## run 1
## ram_tester
module ram_tester
#(
     parameter AXI_ID           = 0
)
(
     input          clk_i
    ,input          rst_i
    ,input          cfg_awvalid_i
    ,input  [31:0]  cfg_awaddr_i
    ,input          cfg_wvalid_i
    ,input  [31:0]  cfg_wdata_i
    ,input  [3:0]   cfg_wstrb_i
    ,input          cfg_bready_i
    ,input          cfg_arvalid_i
    ,input  [31:0]  cfg_araddr_i
    ,input          cfg_rready_i
    ,input          outport_awready_i
    ,input          outport_wready_i
    ,input          outport_bvalid_i
    ,input  [1:0]   outport_bresp_i
    ,input  [3:0]   outport_bid_i
    ,input          outport_arready_i
    ,input          outport_rvalid_i
    ,input  [31:0]  outport_rdata_i
    ,input  [1:0]   outport_rresp_i
    ,input  [3:0]   outport_rid_i
    ,input          outport_rlast_i
    ,output         cfg_awready_o
    ,output         cfg_wready_o
    ,output         cfg_bvalid_o
    ,output [1:0]   cfg_bresp_o
    ,output         cfg_arready_o
    ,output         cfg_rvalid_o
    ,output [31:0]  cfg_rdata_o
    ,output [1:0]   cfg_rresp_o
    ,output         outport_awvalid_o
    ,output [31:0]  outport_awaddr_o
    ,output [3:0]   outport_awid_o
    ,output [7:0]   outport_awlen_o
    ,output [1:0]   outport_awburst_o
    ,output         outport_wvalid_o
    ,output [31:0]  outport_wdata_o
    ,output [3:0]   outport_wstrb_o
    ,output         outport_wlast_o
    ,output         outport_bready_o
    ,output         outport_arvalid_o
    ,output [31:0]  outport_araddr_o
    ,output [3:0]   outport_arid_o
    ,output [7:0]   outport_arlen_o
    ,output [1:0]   outport_arburst_o
    ,output         outport_rready_o
);
Size: ~5100 cells after synthesis, roughly 1000 flip-flops, ~330 I/O pins.
export LEC_CHECK = 0
export ABC_AREA = 1
export CAP_MARGIN = 5
export CORE_ASPECT_RATIO = 0.92
export CORE_MARGIN = 2
export CORE_UTILIZATION = 72
export CTS_CLUSTER_SIZE = 41
export HOLD_SLACK_MARGIN = 0.29
export PLACE_DENSITY = 0.65
export SETUP_SLACK_MARGIN = -0.38
export SLEW_MARGIN = 20
create_clock -name core_clock -period 4.98 [get_ports {clk_i}]
run.sh (not shown) runs the stock make flow with config.mk's settings and CLKGATE_MAP_FILE=.
Run 1 -> stages 100% | layout checks FAIL | setup timing
Input-level comparison between run 2 and run 1:
- CAP_MARGIN: 5 -> 20
- HOLD_SLACK_MARGIN: 0.29 -> unset
- CTS_CLUSTER_SIZE: 41 -> unset
- CORE_UTILIZATION: 72 -> 40
- ABC_AREA: 1 -> unset
- CORE_ASPECT_RATIO: 0.92 -> unset
- PLACE_DENSITY: 0.65 -> unset
- SETUP_SLACK_MARGIN: -0.38 -> unset
- the clock period (ns, I/O delays scaled along): 4.98 -> 6.26
==> results <==
Although run 2 finished all stages, its layout failed final checks on setup timing.
Lower sequential fraction of total cell area was reported by run 1, not run 2.
Launch point of the critical path = ram_test_end_addr_q[9]$_DFFE_PP0P_: run 2; launch point of the critical path = current_addr_q[3]$_DFFE_PP0P_: run 1
Run 1 → run 2: maximum fanout along the worst path grew by 2, setup TNS went up.
Changes in run 3 relative to run 2:
- SETUP_SLACK_MARGIN newly set to 0.8
- the clock period (ns, I/O delays scaled along) changed from 6.26 to 8.96
## What came out
- Per the final summary, run 3 finished and its layout is clean on timing, DRC and antenna.
- Post-detailed-routing wire length: run 3 vs run 2 down 2.1%
- Run 3: global-route wire length before repair 3000 um below run 2
- Comparing total power for run 3 and run 2, the smaller number came from run 3.
- When run 3 is measured against run 2, its register-to-register slack turns out 1.31 ns higher.
The inputs of run 4 differ from those of run 3 as listed below.
- a deleted SETUP_SLACK_MARGIN that had been 0.8
- a change of CORE_UTILIZATION from 40 to 57
- a change of the clock period (ns, I/O delays scaled along) from 8.96 to 5.32
[summary]
- Run 4: complete, dirty (setup timing)
- In the metrics for run 3 and run 4, the one carrying the higher count of buffer and inverter cells on the critical path is run 4.
- A worst setup path startpoint of ram_test_end_addr_q[5]$_DFFE_PP0P_ is what run 4 shows, while current_addr_q[7]$_DFFE_PP0P_ belongs to run 3.
- Run 4 vs run 3 — maximum clock frequency rose about 24%.
- When the final numbers for run 3 and run 4 were put side by side, the cell count turned out to be greater in run 3.
- Going from run 3 to run 4, number of clock buffers in the layout now sits higher; wire length of the first global-routing pass has increased; largest net degree at the start of global routing fell about 25%; power consumption went up about 90%.


ram_tester again, from the RTL that the note above started with.
make LEC_CHECK=0 CAP_MARGIN=20 CELL_PAD_IN_SITES_GLOBAL_PLACEMENT=0 CORE_MARGIN=2 CORE_UTILIZATION=70 CTS_CLUSTER_DIAMETER=73 MIN_ROUTING_LAYER=met1 SLEW_MARGIN=10 TNS_END_PERCENT=75 finish   # period 5.74 ns
The baseline finished but fails on negative setup slack.
Edit:
- CELL_PAD_IN_SITES_DETAIL_PLACEMENT: unset -> 1
- CELL_PAD_IN_SITES_GLOBAL_PLACEMENT: 0 -> 2
- CORE_ASPECT_RATIO: unset -> 1.3
- CORE_UTILIZATION: 70 -> 37
- GPL_TIMING_DRIVEN: unset -> 0
- MAX_ROUTING_LAYER: unset -> met5
- PLACE_DENSITY: unset -> 0.42
- SLEW_MARGIN: 10 -> 40
- TNS_END_PERCENT: 75 -> unset
- clock period: 5.74 -> 6.5 ns (I/O delays scaled with it)
The new run completed and failed the layout checks on negative setup slack.
Clock-buffer cell count grows by 29.
Total power shrinks by 11%.
Die area grows by 88%.
Cell count grows by 17%.
Hold slack is about the same.
Synthesized cell count is unchanged.
Core utilization shrinks by 39 points.
Design area grows by 2.8%.
Setup slack gets better by 0.41 ns.
Edit:
- CELL_PAD_IN_SITES_GLOBAL_PLACEMENT: 2 -> unset
- CORE_ASPECT_RATIO: 1.3 -> 0.65
- CORE_UTILIZATION: 37 -> 69
- CTS_CLUSTER_DIAMETER: 73 -> unset
- CTS_CLUSTER_SIZE: unset -> 83
- GPL_TIMING_DRIVEN: 0 -> unset
- MAX_ROUTING_LAYER: met5 -> met4
- MIN_ROUTING_LAYER: met1 -> unset
- PLACE_DENSITY: 0.42 -> unset
- SLEW_MARGIN: 40 -> 20
- clock period: 6.5 -> 10.0 ns (I/O delays scaled with it)
Effect:
- The new run aborted during clock tree synthesis (4_1_cts) (DPL-0033)
- die size drops by 46%
- area after synthesis is unchanged
- synthesized cell count stays the same
Edit:
- ABC_AREA: unset -> 1
- CELL_PAD_IN_SITES_DETAIL_PLACEMENT: 1 -> unset
- CORE_ASPECT_RATIO: 0.65 -> unset
- CORE_UTILIZATION: 69 -> 68
- CTS_CLUSTER_SIZE: 83 -> unset
- MAX_ROUTING_LAYER: met4 -> unset
- TNS_END_PERCENT: unset -> 15
- clock period: 10.0 -> 8.32 ns (I/O delays scaled with it)
Now the flow ran to the end with no violations.
Area after synthesis rises by 3.6%.
Die size rises by 5.0%.
Synthesized cell count rises by 26%.


## v40
Starting RTL as in the previous note.
// ram_tester
module ram_tester
#(
     parameter AXI_ID           = 0
)
(
     input          clk_i
    ,input          rst_i
    ,input          cfg_awvalid_i
    ,input  [31:0]  cfg_awaddr_i
    ,input          cfg_wvalid_i
    ,input  [31:0]  cfg_wdata_i
    ,input  [3:0]   cfg_wstrb_i
    ,input          cfg_bready_i
    ,input          cfg_arvalid_i
    ,input  [31:0]  cfg_araddr_i
    ,input          cfg_rready_i
    ,input          outport_awready_i
    ,input          outport_wready_i
    ,input          outport_bvalid_i
    ,input  [1:0]   outport_bresp_i
    ,input  [3:0]   outport_bid_i
    ,input          outport_arready_i
    ,input          outport_rvalid_i
    ,input  [31:0]  outport_rdata_i
    ,input  [1:0]   outport_rresp_i
    ,input  [3:0]   outport_rid_i
    ,input          outport_rlast_i
    ,output         cfg_awready_o
    ,output         cfg_wready_o
    ,output         cfg_bvalid_o
    ,output [1:0]   cfg_bresp_o
    ,output         cfg_arready_o
    ,output         cfg_rvalid_o
    ,output [31:0]  cfg_rdata_o
    ,output [1:0]   cfg_rresp_o
    ,output         outport_awvalid_o
    ,output [31:0]  outport_awaddr_o
    ,output [3:0]   outport_awid_o
    ,output [7:0]   outport_awlen_o
    ,output [1:0]   outport_awburst_o
    ,output         outport_wvalid_o
    ,output [31:0]  outport_wdata_o
    ,output [3:0]   outport_wstrb_o
    ,output         outport_wlast_o
    ,output         outport_bready_o
    ,output         outport_arvalid_o
    ,output [31:0]  outport_araddr_o
    ,output [3:0]   outport_arid_o
    ,output [7:0]   outport_arlen_o
    ,output [1:0]   outport_arburst_o
    ,output         outport_rready_o
);
make LEC_CHECK=0 CAP_MARGIN=20 CORE_MARGIN=2 CORE_UTILIZATION=72 PLACE_DENSITY=0.65 SETUP_SLACK_MARGIN=0.83 SLEW_MARGIN=20 finish   # period 5.85 ns
To summarise v40: no stage aborted, but the layout did not pass its checks, failing on setup timing.
Here is what was changed in the inputs of v46 compared with v40.
Settings: setting CTS_CLUSTER_DIAMETER to 385 for the first time; removing SETUP_SLACK_MARGIN (formerly 0.83); changing PLACE_DENSITY from 0.65 to 0.36; setting ABC_AREA to 1 for the first time; setting CORE_ASPECT_RATIO to 1.33 for the first time; setting CTS_CLUSTER_SIZE to 100 for the first time; changing the clock period (ns, I/O delays scaled along) from 5.85 to 3.59.
Results
- CTS buffer count (v46 over v40): decrease, 83
- Between v40 and v46, synthesized cell count increased.
- Core utilization at floorplan ends up lower on v46.
- Compared v46 vs v40, and cell area after synthesis is up in v46.
- In v46 relative to v40, post-detailed-placement half-perimeter wirelength had gone up by more than a quarter.
- From v40 to v46 the numbers moved as follows: average instance area after synthesis decreased 2.0 um2, area of the die increased about 3.6%, die extent in x decreased about 12%, routability-driven placement congestion ratio increased 0.065, fraction of synthesized cell area in xor and xnor cells decreased 1.1 points.
- For v46, the flow was terminated by a tool error in global routing (5_1_grt) and produced no final design.
For v55, these inputs were changed with respect to v46:
Settings: a change of CAP_MARGIN from 20 to 35; a deleted CTS_CLUSTER_SIZE that had been 100; a deleted CTS_CLUSTER_DIAMETER that had been 385; an added GPL_TIMING_DRIVEN of 0; an added SETUP_SLACK_MARGIN of 2.12; a change of CORE_UTILIZATION from 72 to 40; a deleted PLACE_DENSITY that had been 0.36; a deleted CORE_ASPECT_RATIO that had been 1.33; a deleted ABC_AREA that had been 1; a change of the clock period (ns, I/O delays scaled along) from 3.59 to 10.0.
==> comparison <==
- v55: done, clean on timing, DRC and antenna
- On area fraction in compound gates after synthesis, the lower figure sits with v46, not v55.
- v55 — area of the synthesized netlist per yosys stat 3.5% lower, v46 as reference
- Sort v46 and v55 by cell count after synthesis asc -> top: v55
- v55 vs v46 — count of unique library cells instantiated by Yosys rose 9.
- The higher area after synthesis of v46 and v55 is in v46.
- When v55 is set beside v46, its number of H-tree levels turns out to be 2 larger.
- v55 improves on v46 in setup slack after placement.
- Going from v46 to v55, the die area was enlarged.
- Compared v55 against v46; post-synthesis adder-cell area fraction within noise.
- Mean instance size in the synthesized netlist, v46 and v55: higher on v55
diff inputs: v55 => v23
Settings: removing GPL_TIMING_DRIVEN (formerly 0); setting CTS_CLUSTER_SIZE to 31 for the first time; changing CAP_MARGIN from 35 to 20; setting CTS_CLUSTER_DIAMETER to 38 for the first time; changing CORE_UTILIZATION from 40 to 71; removing SETUP_SLACK_MARGIN (formerly 2.12); changing the clock period (ns, I/O delays scaled along) from 10.0 to 8.86.
Relative to v55, the final area measured on v23 has decreased by a few percent.
Taking v23 as 1.0, v55 lands at 1.18 on post-route non-filler standard cell count.
Length of the first detailed-routing pass in iterations, v55 and v23: larger value in v55
Minimum setup slack in the final design was higher in the run labelled v55.
Share of total power in sequential cells in v23 vs v55: down 0.7 points
Cell with the largest stage delay on the worst path = sky130_fd_sc_hd__o2111ai_1: v23; cell with the largest stage delay on the worst path = sky130_fd_sc_hd__a41oi_1: v55
The run showing the greater final weighted congestion in routability-driven placement is v23.
Of v55 and v23, the higher first-iteration DRC count belongs to v23.
> inputs changed (v23 -> v29)
Settings: swapping 31 for 100 in CTS_CLUSTER_SIZE; swapping 71 for 72 in CORE_UTILIZATION; swapping 38 for 385 in CTS_CLUSTER_DIAMETER; putting CORE_ASPECT_RATIO at 1.33 where nothing was set; putting ABC_AREA at 1 where nothing was set; swapping 8.86 for 3.59 in the clock period (ns, I/O delays scaled along).
## What came out
[compare] base=v23 new=v29: instance count of the mapped netlist moved up, instance area after placement moved up. v29 never completed, since it errored out during global routing (5_1_grt). Maximum level of the CTS H-tree ended up 3 lower on v29 than on v23. The run showing the greater CTS buffer count is v23. Lower post-synthesis instance area was reported by v23, not v29. Lower share of the yosys chip area belonging to registers goes to v29 over v23. Status: post-synthesis share of cell area spent on full adders, half adders and majority gates parity (v29, v23). The cell resize tally after clock tree synthesis in v29 sits 784 above the value recorded for v23. v23 has lower area figure in the yosys stat output than v29.
Power figures rest on the tool's default switching activity, not on a simulated workload.
